==> flow/design.v <==
module fifo #(
    parameter DEPTH = 32,          
    parameter DATA_WIDTH = 8,      
    parameter PTR_SIZE = 5
) (
    input  wire                   clk,
    input  wire                   rst,
    input  wire                   wr_en,
    input  wire                   re_en,
    input  wire [DATA_WIDTH-1:0]  data_in,
    output wire [DATA_WIDTH-1:0]  data_out,
    output wire                   empty,
    output wire                   full
);
    reg [DATA_WIDTH-1:0] memory [0:DEPTH-1];
    reg [PTR_SIZE-1:0] wr_ptr;
    reg [PTR_SIZE-1:0] rd_ptr;
    reg empty_reg;
    reg full_reg;
    integer i;
    wire wr_fire = wr_en && !full_reg;
    wire rd_fire = re_en && !empty_reg;
    wire [PTR_SIZE-1:0] used = wr_ptr - rd_ptr;
    always @ (posedge clk or posedge rst) begin
        if (rst)
            wr_ptr <= 0;
        else if (wr_fire)
            wr_ptr <= wr_ptr + 1;
    end
    always @ (posedge clk or posedge rst) begin
        if (rst)
            empty_reg <= 1;
        else if (wr_fire && !rd_fire)
            empty_reg <= 0;
        else if (rd_fire && !wr_fire && (used == 1))
            empty_reg <= 1;
    end
    always @ (posedge clk or posedge rst) begin
        if (rst)
            full_reg <= 0;
        else if (wr_fire && !rd_fire && (used == DEPTH - 1))
            full_reg <= 1;
        else if (rd_fire && !wr_fire)
            full_reg <= 0;
    end
    always @ (posedge clk or posedge rst) begin
        if (rst)
            rd_ptr <= 0;
        else if (rd_fire)
            rd_ptr <= rd_ptr + 1;
    end
    always @ (posedge clk or posedge rst) begin
        if (rst) begin
            for (i = 0; i < DEPTH; i = i + 1)
                memory[i] <= {DATA_WIDTH{1'b0}};
        end else if (wr_fire)
            memory[wr_ptr[$clog2(DEPTH)-1:0]] <= data_in;
    end
    assign data_out = (empty_reg) ? {DATA_WIDTH{1'bx}} : memory[rd_ptr[$clog2(DEPTH)-1:0]];
    assign empty = empty_reg;
    assign full  = full_reg;
endmodule
module multiplier #(
    parameter DATA_WIDTH    = 8,                   
    parameter PRODUCT_WIDTH = DATA_WIDTH * 2
) (
    input  wire [DATA_WIDTH-1:0] in1,         
    input  wire [DATA_WIDTH-1:0] in2,          
    output wire [PRODUCT_WIDTH-1:0] product 
);
    assign product = in1 * in2;
endmodule
module adder #(
    parameter DATA_WIDTH = 8,              
    parameter SUM_WIDTH  = DATA_WIDTH + 1   
)(
    input  wire [DATA_WIDTH-1:0] in1,        
    input  wire [DATA_WIDTH-1:0] in2,        
    output wire [SUM_WIDTH-1:0] sum          
);
    assign sum = in1 + in2;
endmodule
module component (
    input  wire         clk,
    input  wire         rst,
    input  wire [31:0]  fifo1_data_in,
    input  wire [31:0]  fifo2_data_in,
    input  wire [31:0]  fifo3_data_in,
    input  wire         fifo1_write_en,
    input  wire         fifo2_write_en,
    input  wire         fifo3_write_en,
    input  wire         fifo1_read_en,
    input  wire         fifo2_read_en,
    input  wire         fifo3_read_en,
    output wire [31:0]  result_out,
    output wire         fifo1_empty,
    output wire         fifo2_empty,
    output wire         fifo3_empty,
    output wire         fifo1_full,
    output wire         fifo2_full,
    output wire         fifo3_full
);
    wire [31:0] fifo1_data_out;
    wire [31:0] fifo2_data_out;
    wire [31:0] fifo3_data_out;
    wire [31:0] mult_result;
    fifo #(
        .DEPTH(16),
        .DATA_WIDTH(32),
        .PTR_SIZE(5)
    ) fifo1_inst (
        .clk(clk),
        .rst(rst),
        .wr_en(fifo1_write_en),
        .re_en(fifo1_read_en),
        .data_in(fifo1_data_in),
        .data_out(fifo1_data_out),
        .empty(fifo1_empty),
        .full(fifo1_full)
    );
    fifo #(
        .DEPTH(16),
        .DATA_WIDTH(32),
        .PTR_SIZE(5)
    ) fifo2_inst (
        .clk(clk),
        .rst(rst),
        .wr_en(fifo2_write_en),
        .re_en(fifo2_read_en),
        .data_in(fifo2_data_in),
        .data_out(fifo2_data_out),
        .empty(fifo2_empty),
        .full(fifo2_full)
    );
    fifo #(
        .DEPTH(16),
        .DATA_WIDTH(32),
        .PTR_SIZE(5)
    ) fifo3_inst (
        .clk(clk),
        .rst(rst),
        .wr_en(fifo3_write_en),
        .re_en(fifo3_read_en),
        .data_in(fifo3_data_in),
        .data_out(fifo3_data_out),
        .empty(fifo3_empty),
        .full(fifo3_full)
    );
    multiplier #(
        .DATA_WIDTH(32),
        .PRODUCT_WIDTH(32)
    ) mult_inst (
        .in1(fifo1_data_out),
        .in2(fifo2_data_out),
        .product(mult_result)
    );
    adder #(
        .DATA_WIDTH(32),
        .SUM_WIDTH(32)
    ) adder_inst (
        .in1(mult_result),
        .in2(fifo3_data_out),
        .sum(result_out)
    );
endmodule
clock: 11.8 ns
lec_check: 0
abc_area: 0
cap_margin: 20
core_margin: 10
core_utilization: 57
cts_cluster_diameter: 389
max_routing_layer: met4
place_density_lb_addon: 0.22
setup_slack_margin: 0.75
slew_margin: 20
run.sh (not shown) runs the stock make flow with config.mk's settings and CLKGATE_MAP_FILE=.
The baseline finished but fails on setup timing.
==> next run, changes <==
Settings changed: ABC_AREA 0 to not set, CORE_MARGIN 10 to 2, CORE_UTILIZATION 57 to 45, CTS_CLUSTER_DIAMETER 389 to not set, MAX_ROUTING_LAYER met4 to not set, PLACE_DENSITY set to 0.6, PLACE_DENSITY_LB_ADDON 0.22 to not set, SETUP_SLACK_MARGIN 0.75 to not set.
Clock period 11.8 ns to 12.8 ns, I/O delays scaled along.
This time the run completed with no timing, DRC or antenna violations.
Die area climbs by 17%.
Cell area drops by 2.5%.
Routed wire length climbs by 1.4%.
Non-clock buffer count drops by 326.
Global-route usage drops by 4.6 points.
Register-to-register slack improves by 1.1 ns.
==> next run, changes <==
Settings changed: CORE_UTILIZATION 45 to 58, CTS_CLUSTER_DIAMETER set to 38, TNS_END_PERCENT set to 5.
Clock period 12.8 ns to 11.0 ns, I/O delays scaled along.
The changed run produced a layout that fails on setup timing.
Setup slack gets worse by 1.4 ns.
Sequential cell count is unchanged.
Design area goes up by 5.8%.
Wire length goes up by 2.1%.
Die size goes down by 22%.

// component: RTL as listed in full above, without the edits since
make LEC_CHECK=0 ABC_AREA=0 CAP_MARGIN=20 CELL_PAD_IN_SITES_DETAIL_PLACEMENT=1 CELL_PAD_IN_SITES_GLOBAL_PLACEMENT=3 CORE_ASPECT_RATIO=0.73 CORE_MARGIN=4 CORE_UTILIZATION=43 CTS_CLUSTER_DIAMETER=28 CTS_CLUSTER_SIZE=54 GPL_ROUTABILITY_DRIVEN=1 GPL_TIMING_DRIVEN=1 MAX_ROUTING_LAYER=met4 MIN_ROUTING_LAYER=met2 PLACE_DENSITY=0.94 SETUP_SLACK_MARGIN=0.88 SLEW_MARGIN=10 TNS_END_PERCENT=45 finish   # period 17.8 ns
Change:
- ABC_AREA: 0 -> not set
- CELL_PAD_IN_SITES_DETAIL_PLACEMENT: 1 -> 0
- CELL_PAD_IN_SITES_GLOBAL_PLACEMENT: 3 -> not set
- CORE_ASPECT_RATIO: 0.73 -> not set
- CORE_UTILIZATION: 43 -> 54
- CTS_CLUSTER_DIAMETER: 28 -> not set
- CTS_CLUSTER_SIZE: 54 -> not set
- GPL_TIMING_DRIVEN: 1 -> not set
- MIN_ROUTING_LAYER: met2 -> met1
- PLACE_DENSITY: 0.94 -> not set
- SLEW_MARGIN: 10 -> 30
- TNS_END_PERCENT: 45 -> not set
- clock period: 17.8 -> 10.9 ns (I/O delays scaled with it)
Result: With this change the flow completed, yet does not pass: setup timing. Critical path depth climbs by 14. Wire length is lower by 14%. Final cell count went down by about 3%. Area after synthesis is unchanged. Non-clock buffer count is higher by 628. Clock-buffer cell count goes down by 217. Die area fell by 20%. Design area drops by 0.64%. Via count is lower by about 27%. Global-route usage goes down by 13 points.
Change:
- CAP_MARGIN: 20 -> 5
- CORE_MARGIN: 4 -> 2
- CORE_UTILIZATION: 54 -> 72
- CTS_CLUSTER_SIZE: not set -> 52
- HOLD_SLACK_MARGIN: not set -> 0.3
- PLACE_DENSITY: not set -> 0.66
- SETUP_SLACK_MARGIN: 0.88 -> 1.9
- TNS_END_PERCENT: not set -> 40
- clock period: 10.9 -> 7.09 ns (I/O delays scaled with it)
The new run produced a layout that fails on setup timing.
Count of clock-buffer cells in the layout goes down by 17.
Setup slack is worse by 2.9 ns.
Via count rose by 5.9%.
Clock skew decreases by 0.0037 ns.
Synthesized cell count does not change.
Global-route usage grows by 13 points.
Routed wire length barely changes.
First-iteration DRC count climbs by 36%.

Starts from the design.v that is shown in full above.
==> flow/config.mk <==
export PLATFORM = sky130hd
export DESIGN_NAME = component
export DESIGN_NICKNAME = component
export VERILOG_FILES = /design/flow/design.v
export SDC_FILE = /design/flow/constraint.sdc
export NUM_CORES = 4
export LEC_CHECK = 0
export CAP_MARGIN = 20
export CORE_MARGIN = 2
export CORE_UTILIZATION = 72
export CTS_CLUSTER_SIZE = 60
export PLACE_DENSITY_LB_ADDON = 0.01
export SLEW_MARGIN = 20
==> flow/constraint.sdc <==
create_clock -name core_clock -period 10.2 [get_ports {clk}]
set_input_delay 2.0400 -clock core_clock [delete_from_list [all_inputs] [get_ports {clk}]]
set_output_delay 2.0400 -clock core_clock [all_outputs]
set_load 0.01 [all_outputs]
The starting point completed, yet does not pass: negative setup slack.
Edit:
HOLD_SLACK_MARGIN = 0.29   (was default)
SETUP_SLACK_MARGIN = 2.02   (was default)
SLEW_MARGIN = 40   (was 20)
clock period = 7.09 ns   (was 10.2 ns; I/O delays follow)
Result: The new run completed, yet does not pass: negative setup slack. Worst setup slack got worse by 2.5 ns. First-iteration DRC count fell by about 3.7%. Non-clock buffer count rose by 67. Utilization rose by 1.3 points. Cell area rose by 1.6%.
Edit:
CORE_UTILIZATION = 58   (was 72)
CTS_CLUSTER_DIAMETER = 37   (was default)
CTS_CLUSTER_SIZE = default   (was 60)
HOLD_SLACK_MARGIN = default   (was 0.29)
PLACE_DENSITY = 0.6   (was default)
PLACE_DENSITY_LB_ADDON = default   (was 0.01)
SETUP_SLACK_MARGIN = default   (was 2.02)
SLEW_MARGIN = 20   (was 40)
TNS_END_PERCENT = 5   (was default)
clock period = 10.3 ns   (was 7.09 ns; I/O delays follow)
After rerunning:
- The new run finished but fails on negative setup slack
- sequential share of layout area goes down by 1.1 points
- register-to-register slack improves by 3.1 ns
- hold slack gets worse by 0.0065 ns
- final cell count increases by 4.7%
- cell area rose by 3.0%

RTL: the design.v shown in full above, as it stands there.
make LEC_CHECK=0 CAP_MARGIN=20 CELL_PAD_IN_SITES_DETAIL_PLACEMENT=0 CORE_MARGIN=2 CORE_UTILIZATION=72 CTS_CLUSTER_DIAMETER=29 CTS_CLUSTER_SIZE=52 GPL_ROUTABILITY_DRIVEN=1 MAX_ROUTING_LAYER=met4 MIN_ROUTING_LAYER=met1 PLACE_DENSITY_LB_ADDON=0.01 SETUP_SLACK_MARGIN=2.18 SLEW_MARGIN=30 finish   # period 7.42 ns
The starting point reached the layout checks and failed them: setup timing.
Then changed:
Settings changed: CORE_MARGIN 2 to 4, CORE_UTILIZATION 72 to 57, CTS_CLUSTER_DIAMETER 29 to default, CTS_CLUSTER_SIZE 52 to default, PLACE_DENSITY_LB_ADDON 0.01 to default, SETUP_SLACK_MARGIN 2.18 to 0.88.
Clock period 7.42 ns to 12.1 ns, I/O delays scaled along.
Effect:
- The new run produced a layout that fails on setup timing
- global-route usage is lower by 18 points
- via count is lower by about a fifth
- die area increases by a quarter to a third
- final area drops by a little under a tenth
- routed wire length shrinks by about a fifth
Then changed:
Settings changed: CELL_PAD_IN_SITES_DETAIL_PLACEMENT 0 to default, CORE_MARGIN 4 to 2, CORE_UTILIZATION 57 to 45, GPL_ROUTABILITY_DRIVEN 1 to default, MAX_ROUTING_LAYER met4 to default, MIN_ROUTING_LAYER met1 to default, PLACE_DENSITY from default to 0.6, SETUP_SLACK_MARGIN 0.88 to default, SLEW_MARGIN 30 to 20.
Clock period 12.1 ns to 10.1 ns, I/O delays scaled along.
=> The changed run finished with setup timing left; via count barely changes; global-route usage came out lower by 7.8 points; setup slack loses 1.5 ns; utilization falls by 14 points.
Then changed:
Settings changed: CORE_UTILIZATION 45 to 72, CTS_CLUSTER_SIZE from default to 60, PLACE_DENSITY 0.6 to default, PLACE_DENSITY_LB_ADDON from default to 0.01, SLEW_MARGIN 20 to 40.
Clock period 10.1 ns to 7.09 ns, I/O delays scaled along.
Effect:
- The new run completed and failed the layout checks on setup timing
- non-clock buffer count is higher by 48
- setup slack loses 2.5 ns
- routed wire length went up slightly
- sequential cell count stays the same
- design area stays flat
- via count grows by a few percent
- synthesized area stays the same
- critical path depth rises by 3
- clock-buffer cell count goes down by 33

RTL: the design.v shown in full above, as it stands there.
clock: 17.8 ns
lec_check: 0
abc_area: 0
cap_margin: 20
cell_pad_in_sites_detail_placement: 1
cell_pad_in_sites_global_placement: 3
core_aspect_ratio: 0.73
core_margin: 4
core_utilization: 43
cts_cluster_diameter: 28
cts_cluster_size: 54
gpl_routability_driven: 1
gpl_timing_driven: 1
max_routing_layer: met4
min_routing_layer: met2
place_density: 0.94
setup_slack_margin: 0.88
slew_margin: 30
tns_end_percent: 45
The baseline produced a clean layout.
Then changed:
Settings changed: ABC_AREA 0 to not set, CELL_PAD_IN_SITES_DETAIL_PLACEMENT 1 to not set, CELL_PAD_IN_SITES_GLOBAL_PLACEMENT 3 to not set, CORE_ASPECT_RATIO 0.73 to not set, CORE_MARGIN 4 to 2, CORE_UTILIZATION 43 to 59, CTS_CLUSTER_DIAMETER 28 to not set, CTS_CLUSTER_SIZE 54 to not set, GPL_ROUTABILITY_DRIVEN 1 to not set, GPL_TIMING_DRIVEN 1 to not set, MAX_ROUTING_LAYER met4 to not set, MIN_ROUTING_LAYER met2 to not set, PLACE_DENSITY 0.94 to not set, SETUP_SLACK_MARGIN 0.88 to not set, SLEW_MARGIN 30 to 20, TNS_END_PERCENT 45 to not set.
Clock period 17.8 ns to 9.75 ns, I/O delays scaled along.
Effect: The new run ran to the end with violations: negative setup slack; routed wire length went down by about a fifth; area after synthesis is unchanged; core utilization went up by 19 points; synthesized cell count is unchanged.
Then changed:
Settings changed: CORE_UTILIZATION 59 to 25, PLACE_DENSITY set to 0.6.
Clock period 9.75 ns to 12.8 ns, I/O delays scaled along.
After rerunning: Now the flow ran to the end with no violations; utilization shrinks by 41 points; count of clock-buffer cells in the layout decreases by 7; clock skew went up by 0.060 ns; die area went up by well over a third; synthesized area is unchanged; sequential share of layout area is higher by 0.30 points; register-to-register slack improved by 3.0 ns.
Then changed:
Settings changed: CORE_UTILIZATION 25 to 72, CTS_CLUSTER_SIZE set to 60, HOLD_SLACK_MARGIN set to 0.29, PLACE_DENSITY 0.6 to not set, PLACE_DENSITY_LB_ADDON set to 0.01, SETUP_SLACK_MARGIN set to 2.34.
Clock period 12.8 ns to 10.2 ns, I/O delays scaled along.
After rerunning: Now the flow finished with negative setup slack left; final area rises slightly; wire length goes down by a few percent; setup slack loses 2.0 ns; synthesized area does not change.
Then changed:
Settings changed: CORE_UTILIZATION 72 to 60, HOLD_SLACK_MARGIN 0.29 to not set, PLACE_DENSITY set to 0.6, PLACE_DENSITY_LB_ADDON 0.01 to not set, SETUP_SLACK_MARGIN 2.34 to not set.
Clock period 10.2 ns to 8.79 ns, I/O delays scaled along.
What happened: The new run finished but failed the layout checks on negative setup slack; final area barely changes; die size rises by about 20%; synthesized cell count stays the same; global-route usage falls by 7.5 points; non-clock buffer count falls by 22.
Then changed:
Settings changed: CORE_UTILIZATION 60 to 57, CTS_CLUSTER_SIZE 60 to not set.
Clock period 8.79 ns to 7.91 ns, I/O delays scaled along.
After rerunning:
- The new run completed, yet does not pass: negative setup slack
- die area goes up by about 5%
- critical path depth is higher by 1
- final cell count goes up by about 1.6%
- final area went up by 1.6%
- area after synthesis is unchanged
- setup slack loses 0.60 ns
- clock-buffer cell count came out higher by 7
- core utilization goes down by 2.6 points
- register-to-register slack loses 0.77 ns
